== run 5 ==
==> flow/design.v (excerpt) <==
module cpu_core (
    input  wire        clk,
    input  wire        rst_n,
    output reg         bus_valid,
    output reg         bus_write,
    output reg  [18:0] bus_addr,
    output reg  [18:0] bus_wdata,
    input  wire [18:0] bus_rdata
);
For scale: about 3700 cells after synthesis, ~61 I/O pins.
Settings: LEC_CHECK=0, ABC_AREA=1, CAP_MARGIN=20, CORE_MARGIN=2, CORE_UTILIZATION=72, CTS_CLUSTER_DIAMETER=248, CTS_CLUSTER_SIZE=80, MAX_ROUTING_LAYER=met4, PLACE_DENSITY_LB_ADDON=0.04, SETUP_SLACK_MARGIN=3.75, SLEW_MARGIN=20; clock period 25.5 ns.
run.sh (not shown) runs the stock make flow with config.mk's settings and CLKGATE_MAP_FILE=.
Run 5 did not finish; a tool error ended it in clock tree synthesis (4_1_cts).
Modified inputs, run 2 compared to run 5
# run 5
export LEC_CHECK = 0
export ABC_AREA = 1
export CAP_MARGIN = 20
export CORE_MARGIN = 2
export CORE_UTILIZATION = 72
export CTS_CLUSTER_DIAMETER = 248
export CTS_CLUSTER_SIZE = 80
export MAX_ROUTING_LAYER = met4
export PLACE_DENSITY_LB_ADDON = 0.04
export SETUP_SLACK_MARGIN = 3.75
export SLEW_MARGIN = 20
create_clock -name core_clock -period 25.5 [get_ports {clk}]
# run 2
export LEC_CHECK = 0
export ABC_AREA = 1
export CAP_MARGIN = 20
export CORE_MARGIN = 2
export CORE_UTILIZATION = 72
export CTS_CLUSTER_DIAMETER = 248
export PLACE_DENSITY_LB_ADDON = 0.04
export SETUP_SLACK_MARGIN = 2.79
export SLEW_MARGIN = 20
create_clock -name core_clock -period 36.5 [get_ports {clk}]
Notes after the runs:
FAIL run 2 @ clock tree synthesis (4_1_cts): tool exited with error. Summary of run 2 over run 5: detailed placement HPWL shows a reduction of 2.2%, global placer's final weighted congestion shows an increase of 1.8%, number of enable flip-flop cells shows no meaningful change, pre-CTS setup slack shows an increase of 8.64 ns, netlist area before placement shows no meaningful change. Reported for run 2 and run 5, instance tally after logic synthesis turned out identical to the last digit. Re number of cells in the design after placement: run 2 and run 5 aren't equal, and the lower value belongs to run 2.

---

The RTL this note starts from:
==> flow/design.v <==
module if_stage (
    input  wire        clk,
    input  wire        rst_n,
    input  wire        stall,
    input  wire        branch_taken,
    input  wire [18:0] branch_target,
    output reg         ibus_valid,
    output reg  [18:0] ibus_addr,
    input  wire [18:0] ibus_rdata,
    output reg  [18:0] pc,
    output reg  [18:0] instruction
);
    always @(posedge clk or negedge rst_n) begin
        if (!rst_n) begin
            pc          <= 19'd0;
            ibus_valid  <= 1'b0;
        end
        else if (!stall) begin
            pc <= branch_taken ? branch_target : pc + 19'd1;
            ibus_valid <= 1'b1;
            ibus_addr  <= pc;
        end
    end
    always @(posedge clk or negedge rst_n) begin
        if (!rst_n)
            instruction <= 19'd0;
        else if (ibus_valid)
            instruction <= ibus_rdata;
    end
endmodule
module id_stage(
    input [18:0] instruction,
    output [4:0] opcode,
    output [2:0] rd,
    output [2:0] rs1,
    output [2:0] rs2,
    output [14:0] immediate,
    output reg [1:0] prediction
);
    assign opcode = instruction[18:14];
    assign rd = instruction[13:11];
    assign rs1 = instruction[10:8];
    assign rs2 = instruction[7:5];
    assign immediate = instruction[14:0];
    always @(*) begin
        case(opcode)
            5'b01010, 5'b01011, 5'b01100: prediction = 2'b10;  
            default: prediction = 2'b00;  
        endcase
    end
endmodule
module regfile(
    input clk,
    input [2:0] rd_addr,
    input [2:0] rs1_addr,
    input [2:0] rs2_addr,
    input [18:0] wb_data,
    input reg_write,
    output [18:0] rs1_data,
    output [18:0] rs2_data
);
    reg [18:0] registers [0:7];
    always @(posedge clk) begin
        if (reg_write && rd_addr != 0)
            registers[rd_addr] <= wb_data;
    end
    assign rs1_data = (rs1_addr == 3'd0) ? 19'd0 : registers[rs1_addr];
    assign rs2_data = (rs2_addr == 3'd0) ? 19'd0 : registers[rs2_addr];
endmodule
module alu(
    input [4:0] opcode,
    input [18:0] operand_a,
    input [18:0] operand_b,
    output reg [18:0] result,
    output reg zero_flag,
    output reg div_by_zero
);
    always @(*) begin
        result = 19'd0;
        div_by_zero = 1'b0;
        case(opcode)
            5'b00000: result = operand_a + operand_b;
            5'b00001: result = operand_a - operand_b;
            5'b00010: result = operand_a * operand_b;
            5'b00011: begin
                div_by_zero = (operand_b == 0);
                result = (operand_b == 0) ? 19'h7FFFF : operand_a / operand_b;
            end
            5'b00100: result = operand_a & operand_b;
            5'b00101: result = operand_a | operand_b;
            5'b00110: result = operand_a ^ operand_b;
            5'b00111: result = ~operand_a;
            5'b01000: result = operand_a + 1;
            5'b01001: result = operand_a - 1;
        endcase
        zero_flag = (result == 0);
    end
endmodule
module cpu_core (
    input  wire        clk,
    input  wire        rst_n,
    output reg         bus_valid,
    output reg         bus_write,
    output reg  [18:0] bus_addr,
    output reg  [18:0] bus_wdata,
    input  wire [18:0] bus_rdata
);
    wire [18:0] if_pc;
    wire [18:0] if_instr;
    wire [4:0]  opcode;
    wire [2:0]  rd, rs1, rs2;
    wire [14:0] imm;
    wire [18:0] rs1_data, rs2_data;
    wire [18:0] alu_result;
    wire        zero_flag;
    wire        div_by_zero;
    wire [18:0] wb_data;
    wire        reg_write;
    wire is_load  = (opcode == 5'b01000);
    wire is_store = (opcode == 5'b01001);
    wire mem_access = is_load | is_store;
    if_stage ifs (
        .clk(clk),
        .rst_n(rst_n),
        .stall(mem_access),           
        .branch_taken(1'b0),
        .branch_target(19'd0),
        .ibus_valid(),                
        .ibus_addr(),                 
        .ibus_rdata(bus_rdata),
        .pc(if_pc),
        .instruction(if_instr)
    );
    id_stage id (
        .instruction(if_instr),
        .opcode(opcode),
        .rd(rd),
        .rs1(rs1),
        .rs2(rs2),
        .immediate(imm),
        .prediction()
    );
    regfile rf (
        .clk(clk),
        .rd_addr(rd),
        .rs1_addr(rs1),
        .rs2_addr(rs2),
        .wb_data(wb_data),
        .reg_write(reg_write),
        .rs1_data(rs1_data),
        .rs2_data(rs2_data)
    );
    alu alu_u (
        .opcode(opcode),
        .operand_a(rs1_data),
        .operand_b(rs2_data),
        .result(alu_result),
        .zero_flag(zero_flag),
        .div_by_zero(div_by_zero)
    );
always @(*) begin
    bus_valid = mem_access;
    bus_write = is_store;
    bus_addr  = alu_result;
    bus_wdata = rs2_data;
end
    assign wb_data =
        (is_load)  ? bus_rdata :
                     alu_result;
    assign reg_write = ~is_store & ~is_load;
endmodule
==> flow/config.mk <==
export PLATFORM = sky130hd
export DESIGN_NAME = cpu_core
export DESIGN_NICKNAME = cpu_core
export VERILOG_FILES = /design/flow/design.v
export SDC_FILE = /design/flow/constraint.sdc
export NUM_CORES = 4
export LEC_CHECK = 0
export ABC_AREA = 1
export CAP_MARGIN = 20
export CORE_MARGIN = 2
export CORE_UTILIZATION = 72
export SLEW_MARGIN = 20
==> flow/constraint.sdc <==
create_clock -name core_clock -period 54.9 [get_ports {clk}]
set_input_delay 10.9800 -clock core_clock [delete_from_list [all_inputs] [get_ports {clk}]]
set_output_delay 10.9800 -clock core_clock [all_outputs]
set_load 0.01 [all_outputs]
Rerun with:
CTS_CLUSTER_DIAMETER = 208   (was unset)
CTS_CLUSTER_SIZE = 98   (was unset)
PLACE_DENSITY = 0.42   (was unset)
TNS_END_PERCENT = 10   (was unset)
clock period = 25.5 ns   (was 54.9 ns; I/O delays follow)
The changed run stopped in 4_1_cts with DPL-0038.
Die area does not change.
Synthesized cell count stays the same.
Area after synthesis stays the same.
Rerun with:
ABC_AREA = unset   (was 1)
CORE_UTILIZATION = 58   (was 72)
CTS_CLUSTER_DIAMETER = unset   (was 208)
CTS_CLUSTER_SIZE = unset   (was 98)
PLACE_DENSITY = unset   (was 0.42)
SETUP_SLACK_MARGIN = 5.0   (was unset)
TNS_END_PERCENT = unset   (was 10)
clock period = 24.7 ns   (was 25.5 ns; I/O delays follow)
Now the flow stopped in 5_1_grt.
Area after synthesis rises slightly.
Synthesized cell count falls by about a fifth.
Die size rises by a quarter to a third.
Rerun with:
CORE_UTILIZATION = 72   (was 58)
PLACE_DENSITY_LB_ADDON = 0.0   (was unset)
SETUP_SLACK_MARGIN = unset   (was 5.0)
clock period = 15.3 ns   (was 24.7 ns; I/O delays follow)
This time the run stopped in 4_1_cts on DPL-0038.
Area after synthesis stays the same.
Die area drops by 19%.
Synthesized cell count does not change.
Rerun with:
CORE_UTILIZATION = 40   (was 72)
PLACE_DENSITY_LB_ADDON = unset   (was 0.0)
clock period = 44.3 ns   (was 15.3 ns; I/O delays follow)
=>
- Now the flow finished clean
- die size is higher by 78%
- area after synthesis does not change
- synthesized cell count stays the same

---

## red
RTL: the design.v shown in full above, as it stands there.
clock: 43.2 ns
lec_check: 0
cap_margin: 20
core_margin: 2
core_utilization: 69
cts_cluster_diameter: 131
cts_cluster_size: 31
gpl_routability_driven: 1
gpl_timing_driven: 1
setup_slack_margin: 5.0
slew_margin: 5
The log for red ends in global routing with error GRT-0232, so the run never completed.
Modified inputs, blue compared to red
- changing CORE_UTILIZATION from 69 to 67
- setting ABC_AREA to 1 for the first time
- changing CTS_CLUSTER_DIAMETER from 131 to 52
- changing CAP_MARGIN from 20 to 5
Results
Status for blue and red: no clean run. Stage in which a tool error killed red: global routing. blue vs red, dominant combinational cell family by area after synthesis: simple AND/OR/NAND/NOR gates vs adder cells. Yosys stat chip area is lower on blue. Sequential fraction of the synthesis area up 1.1 points in blue wrt red. Number of hold-repair buffers added at the cts stage came out exactly the same in blue and red.
Here is what was changed in the inputs of green compared with blue.
- SETUP_SLACK_MARGIN: 5.0 -> 2.5
- TNS_END_PERCENT: unset -> 55
- SLEW_MARGIN: 5 -> 30
- CELL_PAD_IN_SITES_GLOBAL_PLACEMENT: unset -> 3
- CAP_MARGIN: 5 -> 20
- CORE_UTILIZATION: 67 -> 62
- CTS_CLUSTER_SIZE: 31 -> unset
- CTS_CLUSTER_DIAMETER: 52 -> 343
- GPL_TIMING_DRIVEN: 1 -> 0
- CORE_ASPECT_RATIO: unset -> 0.93
- MIN_ROUTING_LAYER: unset -> met2
[summary]
- green: GPL-0301 in global placement without I/O -> run aborted
- Comparing blue against green, there is no change at all in area of the mapped netlist.
- Summary of green over blue: area of the core shows an increase of about 8%; die outline area has increased.
